Setup of oak:
## cpu_8bit
module cpu_8bit (
    input wire clk,
    input wire reset,
    input wire [7:0] data_in,
    output wire [7:0] data_out,
    output wire [7:0] address,
    output wire mem_write
);
    wire [7:0] instruction;
    wire [3:0] opcode;
    wire [3:0] operand;
    wire [7:0] alu_result;
    wire zero_flag;
    wire carry_flag;
    wire pc_inc;
    wire pc_load;
    wire ir_load;
    wire acc_load;
    wire mar_load;
    wire mdr_load;
    wire addr_sel;
    control_unit ctrl (
        .clk(clk),
        .reset(reset),
        .opcode(opcode),
        .zero_flag(zero_flag),
        .carry_flag(carry_flag),
        .pc_inc(pc_inc),
        .pc_load(pc_load),
        .ir_load(ir_load),
        .acc_load(acc_load),
        .mar_load(mar_load),
        .mdr_load(mdr_load),
        .addr_sel(addr_sel),
        .mem_write(mem_write)
    );
    datapath dp (
        .clk(clk),
        .reset(reset),
        .data_in(data_in),
        .pc_inc(pc_inc),
        .pc_load(pc_load),
        .ir_load(ir_load),
        .acc_load(acc_load),
        .mar_load(mar_load),
        .mdr_load(mdr_load),
        .addr_sel(addr_sel),
        .instruction(instruction),
        .opcode(opcode),
        .operand(operand),
        .alu_result(alu_result),
        .zero_flag(zero_flag),
        .carry_flag(carry_flag),
        .data_out(data_out),
        .address(address)
    );
endmodule
clock: 3.24 ns
lec_check: 0
cap_margin: 20
core_margin: 2
core_utilization: 29
slew_margin: 20
run.sh (not shown) runs the stock make flow with config.mk's settings and CLKGATE_MAP_FILE=.
oak went all the way through the flow, and no timing, DRC or antenna check failed.
[inputs] pine vs oak
- CORE_UTILIZATION: 29 -> 68
- CTS_CLUSTER_SIZE: unset -> 98
- ABC_AREA: unset -> 1
- the clock period (ns, I/O delays scaled along): 3.24 -> 5.85
Against oak, pine reports a non-clock buffer count that is lower.
Going from oak to pine, final standard cell utilization of the core grows by 46 points.
The clock tree buffer count of the final layout reported for pine is greater than that of oak by 1.
In the tables for pine and oak, design area reads higher with oak.
Clock input transition at the sequential cells of the worst setup and hold paths delta (pine -> oak): insignificant
Looking at fraction of the mapped netlist area in simple logic gates, pine sits 14 points above oak.
Changes in birch relative to pine:
- setting TNS_END_PERCENT to 15 for the first time
- removing CTS_CLUSTER_SIZE (formerly 98)
- changing CORE_UTILIZATION from 68 to 62
- changing the clock period (ns, I/O delays scaled along) from 5.85 to 3.33
Notes after the runs:
Having completed the whole flow, birch delivered a layout that passed the timing, DRC and antenna checks. Re setup slack: birch is 2.04 ns down on pine. Taking pine as the reference, in birch met3 track demand over resource in global routing moved down, combined global-route utilization of all metal layers moved down, cell area after layout level. Of pine and birch, the lower half-perimeter wire length of the detailed placement result belongs to birch. Max power consumed by sequential cells across pine and birch: birch. Data arrival time of the critical path: birch > pine.
Here is what was changed in the inputs of maple compared with birch.
- removing ABC_AREA (formerly 1)
- changing CORE_UTILIZATION from 62 to 40
- removing TNS_END_PERCENT (formerly 15)
- changing the clock period (ns, I/O delays scaled along) from 3.33 to 4.0
Findings:
Combinational power share: maple vs birch up 1.0 points. Re share of final layout cell area taken by non-clock buffers: birch and maple aren't equal, and the lower value belongs to birch. In the reports for birch and maple, the smaller inverter count of the layout excluding clock inverters belongs to maple. Area added between synthesis and finish: maple higher than birch. Post-synthesis sequential element count came out exactly the same in birch and maple.

---

Starting RTL as in the previous note.
// cpu_8bit
module cpu_8bit (
    input wire clk,
    input wire reset,
    input wire [7:0] data_in,
    output wire [7:0] data_out,
    output wire [7:0] address,
    output wire mem_write
);
export LEC_CHECK = 0
export CAP_MARGIN = 30
export CELL_PAD_IN_SITES_DETAIL_PLACEMENT = 1
export CELL_PAD_IN_SITES_GLOBAL_PLACEMENT = 3
export CORE_ASPECT_RATIO = 1.62
export CORE_MARGIN = 10
export CORE_UTILIZATION = 68
export CTS_CLUSTER_DIAMETER = 104
export GPL_ROUTABILITY_DRIVEN = 0
export GPL_TIMING_DRIVEN = 0
export MAX_ROUTING_LAYER = met4
export SETUP_SLACK_MARGIN = 1.11
export SLEW_MARGIN = 5
export TNS_END_PERCENT = 100
create_clock -name core_clock -period 4.0 [get_ports {clk}]
The baseline failed in global placement without I/O (3_1_place_gp_skip_io).
Rerun with:
- ABC_AREA: not set -> 0
- CAP_MARGIN: 30 -> 10
- CELL_PAD_IN_SITES_DETAIL_PLACEMENT: 1 -> 2
- CORE_ASPECT_RATIO: 1.62 -> 0.67
- CORE_MARGIN: 10 -> 4
- CORE_UTILIZATION: 68 -> 63
- CTS_CLUSTER_DIAMETER: 104 -> not set
- CTS_CLUSTER_SIZE: not set -> 73
- GPL_ROUTABILITY_DRIVEN: 0 -> not set
- MIN_ROUTING_LAYER: not set -> met2
- SETUP_SLACK_MARGIN: 1.11 -> -0.36
- SLEW_MARGIN: 5 -> 15
- TNS_END_PERCENT: 100 -> not set
Outcome:
- The changed run stopped in global placement without I/O (3_1_place_gp_skip_io)
- synthesized area stays the same
- die area falls by 22%
- synthesized cell count is unchanged
Rerun with:
- ABC_AREA: 0 -> 1
- CELL_PAD_IN_SITES_DETAIL_PLACEMENT: 2 -> not set
- CELL_PAD_IN_SITES_GLOBAL_PLACEMENT: 3 -> not set
- CORE_ASPECT_RATIO: 0.67 -> not set
- CORE_MARGIN: 4 -> 2
- CTS_CLUSTER_SIZE: 73 -> not set
- GPL_TIMING_DRIVEN: 0 -> not set
- MAX_ROUTING_LAYER: met4 -> not set
- MIN_ROUTING_LAYER: met2 -> not set
- SETUP_SLACK_MARGIN: -0.36 -> not set
- SLEW_MARGIN: 15 -> 20
What happened: The new run completed without violations; die area decreases by 13%; synthesized cell count increases by 33%; area after synthesis decreases by 3.0%.
Rerun with:
- ABC_AREA: 1 -> not set
- CAP_MARGIN: 10 -> 20
- CORE_ASPECT_RATIO: not set -> 1.62
- CORE_UTILIZATION: 63 -> 40
- SETUP_SLACK_MARGIN: not set -> 1.11
Via count shrinks by 11%.
Sequential power grows by 13%.
Global-route usage shrinks by 9.4 points.
Synthesized cell count shrinks by 25%.
Worst setup slack gets better by 300 ps.
Power is estimated from default activity; no workload was simulated.
